==> inputs of harbor <==
// UART_Top_Module
module UART_Top_Module(
input clk,                      
input rst,                      
input [7:0] data_in,            
input wr_en,rd_en,              
input [2:0] address,            
output  [7:0]data_o,            
output  serial_data_out,        
output  n_RTS,                  
output  tx_done,                
input   n_CTS                 
);
Settings: LEC_CHECK=0, ABC_AREA=0, CAP_MARGIN=20, CELL_PAD_IN_SITES_DETAIL_PLACEMENT=0, CELL_PAD_IN_SITES_GLOBAL_PLACEMENT=0, CORE_MARGIN=9, CORE_UTILIZATION=65, CTS_CLUSTER_DIAMETER=295, GPL_TIMING_DRIVEN=1, SLEW_MARGIN=20; clock period 1.46 ns.
run.sh (not shown) runs the stock make flow with config.mk's settings and CLKGATE_MAP_FILE=.
==> cedar (differences from harbor) <==
- CORE_MARGIN: 9 -> 2
- CORE_UTILIZATION: 65 -> 72
- CTS_CLUSTER_SIZE: unset -> 15
- PLACE_DENSITY_LB_ADDON: unset -> 0.29
==> flow/constraint.sdc (replaced) <==
create_clock -name core_clock -period 1.98 [get_ports {clk}]
set_input_delay 0.3960 -clock core_clock [delete_from_list [all_inputs] [get_ports {clk}]]
set_output_delay 0.3960 -clock core_clock [all_outputs]
set_load 0.01 [all_outputs]
==> comparison table <==
Run status: harbor complete, but fails checks; cedar complete, but fails checks
Layout check failures: harbor setup timing; cedar setup timing
Crit-path max cell delay: harbor 0.55 ns; cedar 0.41 ns
Total power draw: harbor 32.15 mW; cedar 22.23 mW
Vertical die size: harbor 193.8 µm; cedar 171.1 µm
Core ar.: harbor 0.03003 mm²; cedar 0.02763 mm²
Count of plain and timing-repair buffers in the layout: harbor 328; cedar 229
Post-synthesis to final-layout area growth: harbor 30.62%; cedar 21.15%
Upper clock frequency limit: harbor 432.1 MHz; cedar 414.6 MHz
Leak Pwr: harbor 9.719 nW; cedar 8.773 nW
Crit path DAT: harbor 2.62 ns; cedar 2.68 ns
Origin of the worst setup path: harbor F1.pr[0]; cedar F1.pw[0]
Maximum number of pins on one net before global-route repair: harbor 34; cedar 46
GRT Util Overall: harbor 27.75%; cedar 39.47%
Total net switching power: harbor 8.286 mW; cedar 6.052 mW
Combinational fraction of the cell area: harbor 33.96%; cedar 34.54%
Global Route met2 Usage: harbor 46.35%; cedar 67.25%
Wire length of the first global-routing pass: harbor 81990 µm; cedar 84640 µm
R2r worst-path depth: harbor 5; cedar 9
Sw Share: harbor 25.77%; cedar 27.23%
CP max-delay cell: harbor sky130_fd_sc_hd__mux4_2; cedar sky130_fd_sc_hd__dfxtp_4

* * *

==> trial 59: inputs <==
==> flow/design.v <==
`timescale 1ns / 1ps
module fifo
(
 input we,  
 input re,
 input clk,
 input rst,
 input [7:0] data_in,
 output full,
 output reg [7:0] data_o,
 output  empty
);
integer i;
reg [4:0] pr,pw;
reg [7:0] mem [31:0];
assign empty = (pw == pr);
assign full  = ((pw + 5'd1) == pr);
 always@(posedge clk )
begin
 if(!rst)
  begin
   pr<=5'd1;
   pw<=5'd1;
   for(i=0;i<=31;i=i+1)
    begin
      mem[i]<=8'b0;
    end
  end
else
begin
  if(re&&!empty)
   begin
     data_o<=mem[pr];
     pr<=pr+5'd1;
   end
  if(we&&!full )
   begin
     mem[pw]<=data_in;
     pw<=pw+5'd1;
   end
end
end
endmodule
`timescale 1ns / 1ps
module UART_User_interface(
input [7:0]data_in,
input [2:0]addr,
input wr_en,
input rd_en,
input rst,
input clk,
input fifo_full,
output reg [7:0]AXI_data_out,
output reg [7:0]data_fifo,
output reg fifo_wr_en,
output     [7:0]reg_array0,
output     [7:0]reg_array1,
output     [7:0]reg_array3,
output     [7:0]reg_array4
    );
 reg [7:0] mem [0:7];
assign reg_array0=mem[0];    
assign reg_array1=mem[1];    
assign reg_array3=mem[3];    
assign reg_array4=mem[4];    
always @ (posedge clk) begin
 if (!rst) begin
   mem[0] <= 8'b0;
   mem[1] <= 8'b0;
   mem[2] <= 8'b0;
   mem[3] <= 8'b0;
   mem[4] <= 8'b0;
   mem[5] <= 8'b0;
   mem[6] <= 8'b0;
   mem[7] <= 8'b0;
   AXI_data_out <= 8'b0;
   data_fifo <= 8'b0;
   fifo_wr_en <= 1'b0;
    end
 else begin
   if (wr_en) 
      begin
       mem[addr] <= data_in;
       AXI_data_out <= 0;
         if (addr== 3'b000&& !fifo_full && reg_array3[7] == 0)
         begin                              
            fifo_wr_en <= 1'b1;             
            data_fifo <= data_in;
            mem[5] <= 8'b11111101;
         end 
         else 
         begin
            mem[5]<= 8'b11111111;
            fifo_wr_en <= 1'b0;
            data_fifo <= 8'b0;
         end  
   end	  
   else if (rd_en) begin
	       AXI_data_out <= mem[addr];
	       fifo_wr_en <= 1'b0;
   end
   else begin
	      AXI_data_out <= 0;
	      fifo_wr_en <= 1'b0;
	      mem[5]<= 8'b11111111;
   end	 
 end
end
endmodule
`timescale 1ns / 1ps
module c_div
(
input control,               
input clk_cpu,               
input rst,
input [7:0] tx,              
input [7:0] rate,            
output reg baud_clock,       
output reg baud_tick         
);
reg [15:0] value_rate;
reg  [22:0] int_counter;
reg generate_clk;
always @( posedge clk_cpu)
begin
	if (!rst)
		begin
         value_rate <=16'b0;
		 int_counter <= 0;
	     baud_clock <=1;
         generate_clk <= 0;
         baud_tick <= 0;
		end
    else if (control) begin
         value_rate <= {rate,tx};
         generate_clk <= 1;
         baud_tick <= 0;
    end
    else if (generate_clk) begin
	      if (int_counter == ((value_rate/2)))   
		     begin
		      int_counter <= 0;
		      baud_clock <= ~baud_clock;
		      baud_tick <= ~baud_clock;
		      end
	      else begin
		      int_counter <= int_counter + 1;
		      baud_tick <= 0;
	      end
          end
    else begin
             value_rate <= 16'b0;
		     int_counter <= 0;
	         baud_clock <=1;
	         baud_tick <= 0;
         end
end
endmodule
`timescale 1ns / 1ps
module Process(
    input LCR0,                            
    input LCR1,
    input LCR2,                            
    input LCR3,                            
    input LCR4,                           
    input LCR5,
    input [7:0] data_in,  
    input fifo_empty,                      
    input clk,
    input reset,
    input tx_ready,                       
    output reg  fifo_read,                
    output reg [8:0] data_out,  
    output reg  [3:0] data_length,
    output reg [1:0] num_stop_bit,     
    output reg data_out_active         
    );
 reg  [3:0] data_in_length ;
 reg [7:0] data;
 reg [2:0] state;
 reg [2:0] next_state;
 reg parity;
 parameter  IDLE = 1'b0;
 parameter  data_processing = 1'b1;
always @(posedge clk)
begin
  if (reset==0)  state<= IDLE;
  else           state<= next_state;
end
always @*
 begin
   data_out_active =  0;
   data_out =0;
   num_stop_bit =0;
   data_length =0;
   fifo_read = 0;
   data = 0;
   data_in_length = 0;
   parity = 0;
   next_state = IDLE;
   case (state)
   IDLE:
     begin
    if ( fifo_empty == 0 && tx_ready)   
       begin                            
      fifo_read = 1;                     
     next_state = data_processing ;
       end
 end
data_processing:
    begin
    data_out_active=1;
 case({LCR0,LCR1})               
      2'b00:   begin data_in_length =5; data = {3'b000, data_in[4:0]}; end
      2'b01:   begin data_in_length =6; data = {2'b00,  data_in[5:0]}; end
      2'b10:   begin data_in_length =7; data = {1'b0,   data_in[6:0]}; end
      default: begin data_in_length =8; data = data_in;               end
 endcase
 parity = (^data) ^ LCR5;
     if (LCR3==1)
 begin
      data_length = data_in_length + 4'd1 ;
      data_out = {1'b0,data} | ({8'b0,parity} << data_in_length) ;
     end
 else
      begin
      data_length =  data_in_length;
      data_out = {1'b0,data};
      end
 case (LCR2)                             
 1'b0:    num_stop_bit=2'b01;    
 default: begin
        case({LCR0,LCR1})
        2'b00:   num_stop_bit=2'b10 ;     
        default: num_stop_bit= 2'b11 ;    
        endcase
     end
endcase
    if(!tx_ready)
       next_state=  IDLE;
    else
       next_state=  data_processing ;
    end
 default: begin
    next_state = IDLE;
 end
endcase
 end
endmodule
`timescale 1ns / 1ps
module transmitter(
    input [8:0] data_in,           
    input [1:0] num_stop_bit,
    input reset,
    input [3:0] data_length,            
    input MCR1,                   
    input clk,                   
    input baud_tick,             
    input data_valid ,            
    input n_CTS ,
    output reg  serial_data_out,
    output reg  n_RTS,                       
    output reg  tx_done,          
    output tx_ready              
    );
  reg  [9:0] data;
  reg [13:0] clk_counter;
  reg [3:0] length;
  reg [3:0] bit_counter;  
  reg start_transmit;
  reg tx;
  assign tx_ready = !tx_done;
always @(posedge clk)
 begin
   if (!reset) begin
        data <= 0;
        length <= 0;
        clk_counter <=0;
        bit_counter <= 0;
        n_RTS <= 1;
        tx_done <=0;
        serial_data_out <= 1;
        tx <=1;
       end
   else if (!baud_tick) begin
   end
   else if (data_valid && MCR1 && tx && !n_CTS) begin
         data <= {data_in[8:0],1'b0};      
         length <= data_length;
         bit_counter <= 0;
         tx_done <= 0;
         n_RTS <= 1;    
         tx <=0;
   end 
  else if ( MCR1 && !tx)begin
    n_RTS <= 0;   
    if (bit_counter <= length) begin
       if (clk_counter == 15) begin              
          clk_counter <=  0;                     
          bit_counter <= bit_counter + 1;
          serial_data_out <= data[0];
          data <= {1'b0,data[9:1]};
          end
       else  begin
          serial_data_out <= data[0];
          clk_counter <= clk_counter +1;
        end      
     end
    else begin
     n_RTS <= 0;
        case (num_stop_bit)
      2'b01: begin
           if (clk_counter == 15)begin             
             clk_counter <=  0;
             tx_done <= 1;
             tx<=1;       
             serial_data_out <= 1;
              end
           else  begin
             serial_data_out <=1;
             clk_counter <= clk_counter +1;            
           end
       end
      2'b10:begin                         
           if (clk_counter == 23)begin            
             clk_counter <=  0;
             tx_done <= 1;
             tx<=1;     
             serial_data_out <=1;
              end
           else  begin
             clk_counter <= clk_counter +1;
              serial_data_out <=1;              
              end         
       end
    2'b11:begin
           if (clk_counter == 31)begin             
             clk_counter <=  0;
             tx_done <= 1;
             tx<=1;      
             serial_data_out <=1;
              end
           else  begin
             clk_counter <= clk_counter +1;
             serial_data_out <=1;             
              end         
      end
    default begin
           if (clk_counter == 15)begin             
             clk_counter <=  0;
             tx_done <= 1;
             tx<=1;         
             serial_data_out <=1;
              end
           else  begin
             clk_counter <= clk_counter +1; 
             serial_data_out <=1;            
              end       
     end
     endcase
    end    
 end
 else begin
       data <= 0;
       length <= 0;
       clk_counter <=0;
       bit_counter <= 0;
       n_RTS <= 1;
       tx_done <=0;
       serial_data_out <= 1;
       tx <= 1;
 end 
end
endmodule
`timescale 1ns / 1ps
module UART_Top_Module(
input clk,                      
input rst,                      
input [7:0] data_in,            
input wr_en,rd_en,              
input [2:0] address,            
output  [7:0]data_o,            
output  serial_data_out,        
output  n_RTS,                  
output  tx_done,                
input   n_CTS                 
);
wire b1;
wire [7:0]b2;
wire b3;
wire [7:0]ar0;
wire [7:0]ar1;
wire [7:0]ar3;
wire [7:0]ar4;
wire e1, e2;
wire [8:0]e3;
wire [1:0]e4;
wire [3:0]e5;
wire e6;
wire c1, c3;
wire [7:0]c2;
wire  d1, d2;
assign tx_done = e6;
 UART_User_interface UI1 ( .clk(clk), .rst(rst),
  .wr_en(wr_en), .rd_en(rd_en), .data_in(data_in)
  , .addr(address), .fifo_full(b1),
  .data_fifo(b2), .fifo_wr_en(b3), .AXI_data_out(data_o),
  .reg_array0(ar0), .reg_array1(ar1), .reg_array3(ar3)
  , .reg_array4(ar4)
  );
  fifo F1( .clk(clk), .rst(rst),
  .we(b3), .data_in(b2), .re(c1),
  .full(b1), .data_o(c2), .empty(c3));
  c_div CD1( .rst(rst),
  .clk_cpu(clk), .tx(ar0), .rate(ar1), .control(ar3[7]),
  .baud_clock(d1), .baud_tick(d2));
  Process pr(
  .clk(clk), 
  .reset(rst),
  .data_in(c2), 
  .fifo_empty(c3), 
  .tx_ready(e1),
  .LCR0(ar3[0]), 
  .LCR1(ar3[1]),
  .LCR2(ar3[2]),
  .LCR3(ar3[3]),
  .LCR4(ar3[4]),
  .LCR5(ar3[5]),
  .fifo_read(c1), 
  .data_out_active(e2),
  .data_out(e3), 
  .num_stop_bit(e4),
  .data_length(e5));
  transmitter TX(  .reset(rst),
  .data_valid(e2), .data_in(e3), .num_stop_bit(e4), .data_length(e5), .MCR1(ar4[1]), .clk(clk), .baud_tick(d2),
  .serial_data_out(serial_data_out), .n_RTS(n_RTS), .tx_done(e6),.tx_ready(e1),.n_CTS(n_CTS));
 endmodule
==> flow/run.sh <==
#!/bin/bash
# the make line also repeats each setting of config.mk as NAME=value (left out here)
make -C /OpenROAD-flow-scripts/flow DESIGN_CONFIG=/design/flow/config.mk WORK_HOME=/design/flow/orfs CLKGATE_MAP_FILE= finish
==> flow/config.mk <==
export PLATFORM = sky130hd
export DESIGN_NAME = UART_Top_Module
export DESIGN_NICKNAME = UART_Top_Module
export VERILOG_FILES = /design/flow/design.v
export SDC_FILE = /design/flow/constraint.sdc
export NUM_CORES = 4
export LEC_CHECK = 0
export ABC_AREA = 1
export CAP_MARGIN = 40
export CORE_MARGIN = 2
export CORE_UTILIZATION = 72
export CTS_CLUSTER_DIAMETER = 380
export CTS_CLUSTER_SIZE = 17
export HOLD_SLACK_MARGIN = 0.29
export PLACE_DENSITY_LB_ADDON = 0.29
export SETUP_SLACK_MARGIN = -0.08
export SLEW_MARGIN = 20
==> flow/constraint.sdc <==
create_clock -name core_clock -period 2.09 [get_ports {clk}]
set_input_delay 0.4180 -clock core_clock [delete_from_list [all_inputs] [get_ports {clk}]]
set_output_delay 0.4180 -clock core_clock [all_outputs]
set_load 0.01 [all_outputs]
==> trial 53: changes against trial 59 <==
- ABC_AREA: 1 -> not set
- CAP_MARGIN: 40 -> 20
- CTS_CLUSTER_DIAMETER: 380 -> 26
- CTS_CLUSTER_SIZE: 17 -> not set
- HOLD_SLACK_MARGIN: 0.29 -> not set
- PLACE_DENSITY_LB_ADDON: 0.29 -> 0.01
- SETUP_SLACK_MARGIN: -0.08 -> 0.63
==> flow/constraint.sdc (replaced) <==
create_clock -name core_clock -period 2.18 [get_ports {clk}]
set_input_delay 0.4360 -clock core_clock [delete_from_list [all_inputs] [get_ports {clk}]]
set_output_delay 0.4360 -clock core_clock [all_outputs]
set_load 0.01 [all_outputs]
==> trial 46: changes against trial 59 <==
- CAP_MARGIN: 40 -> 20
- CTS_CLUSTER_DIAMETER: 380 -> 42
- CTS_CLUSTER_SIZE: 17 -> not set
- HOLD_SLACK_MARGIN: 0.29 -> not set
- PLACE_DENSITY_LB_ADDON: 0.29 -> 0.03
- SETUP_SLACK_MARGIN: -0.08 -> 1.07
==> flow/constraint.sdc (replaced) <==
create_clock -name core_clock -period 3.71 [get_ports {clk}]
set_input_delay 0.7420 -clock core_clock [delete_from_list [all_inputs] [get_ports {clk}]]
set_output_delay 0.7420 -clock core_clock [all_outputs]
set_load 0.01 [all_outputs]
==> comparison <==
Trial 46 went through all stages and came out clean. Trial 59 ran to the end with violations: negative setup slack. Trial 53 never finished: it broke off in clock tree synthesis (4_1_cts) (DPL-0033).
Global-route usage: trial 46 is lower than trial 59 (3.6 points).
Between trial 46 and trial 59, the lower fmax is in trial 46 (gap about 7%, measured against trial 59).
Between trial 59 and trial 46, the lower sequential power is in trial 46 (gap about 80%, measured against trial 46).
Against trial 59, the via count of trial 46 is smaller by 7.0%.
Of trial 59 and trial 46, trial 46 has the higher critical path depth (gap 6).
==> figures <==
Result of the run: trial 46 complete, no violations; trial 53 stopped before the end; trial 59 failed layout checks
Failing step: trial 46 -; trial 53 clock tree synthesis (4_1_cts); trial 59 -
Layout check failures: trial 46 -; trial 53 -; trial 59 negative setup slack
Top Usage Layer GRT: trial 46 met2; trial 53 -; trial 59 met2
Area growth from synthesis to final layout: trial 46 12.5%; trial 53 -; trial 59 16.1%
Post-CTS sizing: trial 46 40; trial 53 -; trial 59 9
Clock slew at reported path FFs: trial 46 0.07 ns; trial 53 -; trial 59 0.08 ns
Unique cell types: trial 46 41; trial 53 63; trial 59 41
Count of final setup violators: trial 46 0; trial 53 -; trial 59 528
Cell Area, Synth: trial 46 20100 um^2; trial 53 20100 um^2; trial 59 20100 um^2
Hold-fix buffer count after cts: trial 46 0; trial 53 -; trial 59 1
Net switching power figure: trial 46 3.92 mW; trial 53 -; trial 59 6.79 mW
Synthesized netlist cell count: trial 46 2110; trial 53 1483; trial 59 2110
No activity file was given, so power comes from the tool's default toggle rates.
